==> inputs of raven <==
==> flow/design.v <==
module buck_v1_0 #(
  parameter model_data_width = 25,
  parameter model_decimal_width = 16
)(
  input aclk, 
  input resetn, 
  input clock_enable,
  input pwm, 
  input signed [model_data_width-1:0] input_voltage,
  input signed [model_data_width-1:0] period_inductor,
  input signed [model_data_width-1:0] period_capacitor,
  input signed [model_data_width-1:0] inverse_resistor,
  output reg signed [model_data_width-1:0] inductor_current,
  output signed [model_data_width-1:0] capacitor_current,
  output signed [model_data_width-1:0] output_current,
  output reg signed [model_data_width-1:0] output_voltage  
);
  wire signed [model_data_width-1:0] voltage_diff;  
  wire signed [(model_data_width*2)-1:0] voltage_diff_intl_2width;  
  wire signed [model_data_width-1:0] voltage_diff_intl;  
  wire signed [(model_data_width*2)-1:0] capacitor_current_intc_2width;  
  wire signed [model_data_width-1:0] capacitor_current_intc;  
  wire signed [(model_data_width*2)-1:0] output_current_2width;  
  assign voltage_diff = pwm? input_voltage - output_voltage: -output_voltage;
  assign voltage_diff_intl_2width = voltage_diff * period_inductor;
  assign voltage_diff_intl = voltage_diff_intl_2width >>> model_decimal_width;
  always @(posedge aclk)
    if (!resetn)
      inductor_current <= 0;
    else 
      if (clock_enable)
        inductor_current <= inductor_current + voltage_diff_intl;
  assign capacitor_current = inductor_current - output_current;
  assign capacitor_current_intc_2width = capacitor_current * period_capacitor;
  assign capacitor_current_intc = capacitor_current_intc_2width >>> model_decimal_width;
  always @(posedge aclk)
    if (!resetn)
      output_voltage <= 0;
    else 
      if (clock_enable)
        output_voltage <= output_voltage + capacitor_current_intc;
  assign output_current_2width = output_voltage * inverse_resistor;
  assign output_current = output_current_2width >>> model_decimal_width;
endmodule
==> flow/run.sh <==
#!/bin/bash
# the make line also repeats each setting of config.mk as NAME=value (left out here)
make -C /OpenROAD-flow-scripts/flow DESIGN_CONFIG=/design/flow/config.mk WORK_HOME=/design/flow/orfs CLKGATE_MAP_FILE= finish
==> flow/config.mk <==
export PLATFORM = sky130hd
export DESIGN_NAME = buck_v1_0
export DESIGN_NICKNAME = buck_v1_0
export VERILOG_FILES = /design/flow/design.v
export SDC_FILE = /design/flow/constraint.sdc
export NUM_CORES = 4
export LEC_CHECK = 0
export CAP_MARGIN = 0
export CELL_PAD_IN_SITES_GLOBAL_PLACEMENT = 0
export CORE_MARGIN = 2
export CORE_UTILIZATION = 72
export CTS_CLUSTER_DIAMETER = 342
export CTS_CLUSTER_SIZE = 57
export GPL_ROUTABILITY_DRIVEN = 1
export HOLD_SLACK_MARGIN = 0.29
export MAX_ROUTING_LAYER = met4
export MIN_ROUTING_LAYER = met1
export PLACE_DENSITY_LB_ADDON = 0.0
export SETUP_SLACK_MARGIN = 5.0
export SLEW_MARGIN = 20
export TNS_END_PERCENT = 5
==> flow/constraint.sdc <==
create_clock -name core_clock -period 17.5 [get_ports {aclk}]
set_input_delay 3.5000 -clock core_clock [delete_from_list [all_inputs] [get_ports {aclk}]]
set_output_delay 3.5000 -clock core_clock [all_outputs]
set_load 0.01 [all_outputs]
==> lagoon: changes against raven <==
==> flow/config.mk (replaced) <==
export PLATFORM = sky130hd
export DESIGN_NAME = buck_v1_0
export DESIGN_NICKNAME = buck_v1_0
export VERILOG_FILES = /design/flow/design.v
export SDC_FILE = /design/flow/constraint.sdc
export NUM_CORES = 4
export LEC_CHECK = 0
export CAP_MARGIN = 20
export CORE_ASPECT_RATIO = 0.5
export CORE_MARGIN = 2
export CORE_UTILIZATION = 65
export CTS_CLUSTER_SIZE = 11
export HOLD_SLACK_MARGIN = 0.28
export SLEW_MARGIN = 20
export TNS_END_PERCENT = 5
==> flow/constraint.sdc (replaced) <==
create_clock -name core_clock -period 28.0 [get_ports {aclk}]
set_input_delay 5.6000 -clock core_clock [delete_from_list [all_inputs] [get_ports {aclk}]]
set_output_delay 5.6000 -clock core_clock [all_outputs]
set_load 0.01 [all_outputs]
==> comparison <==
Of raven and lagoon, raven has the higher first-iteration DRC count (gap about 1.6%, measured against lagoon).
Of lagoon and raven, raven has the higher cell area (gap 8.9%, measured against raven).
Against lagoon, the non-clock buffer count of raven is higher by 493.
raven produced a layout that fails on setup timing. lagoon passed the timing, DRC and antenna checks.
In raven the worst setup slack is worse than in lagoon, by 5600 ps.
Clock skew: raven is lower than lagoon (1.1 ps).
Utilization: raven is higher than lagoon (15 points).
In lagoon the worst hold slack is worse than in raven, by 97 ps.
Count of clock-buffer cells in the layout is the same in lagoon and raven.
Via count: lagoon is smaller than raven (about 6%).
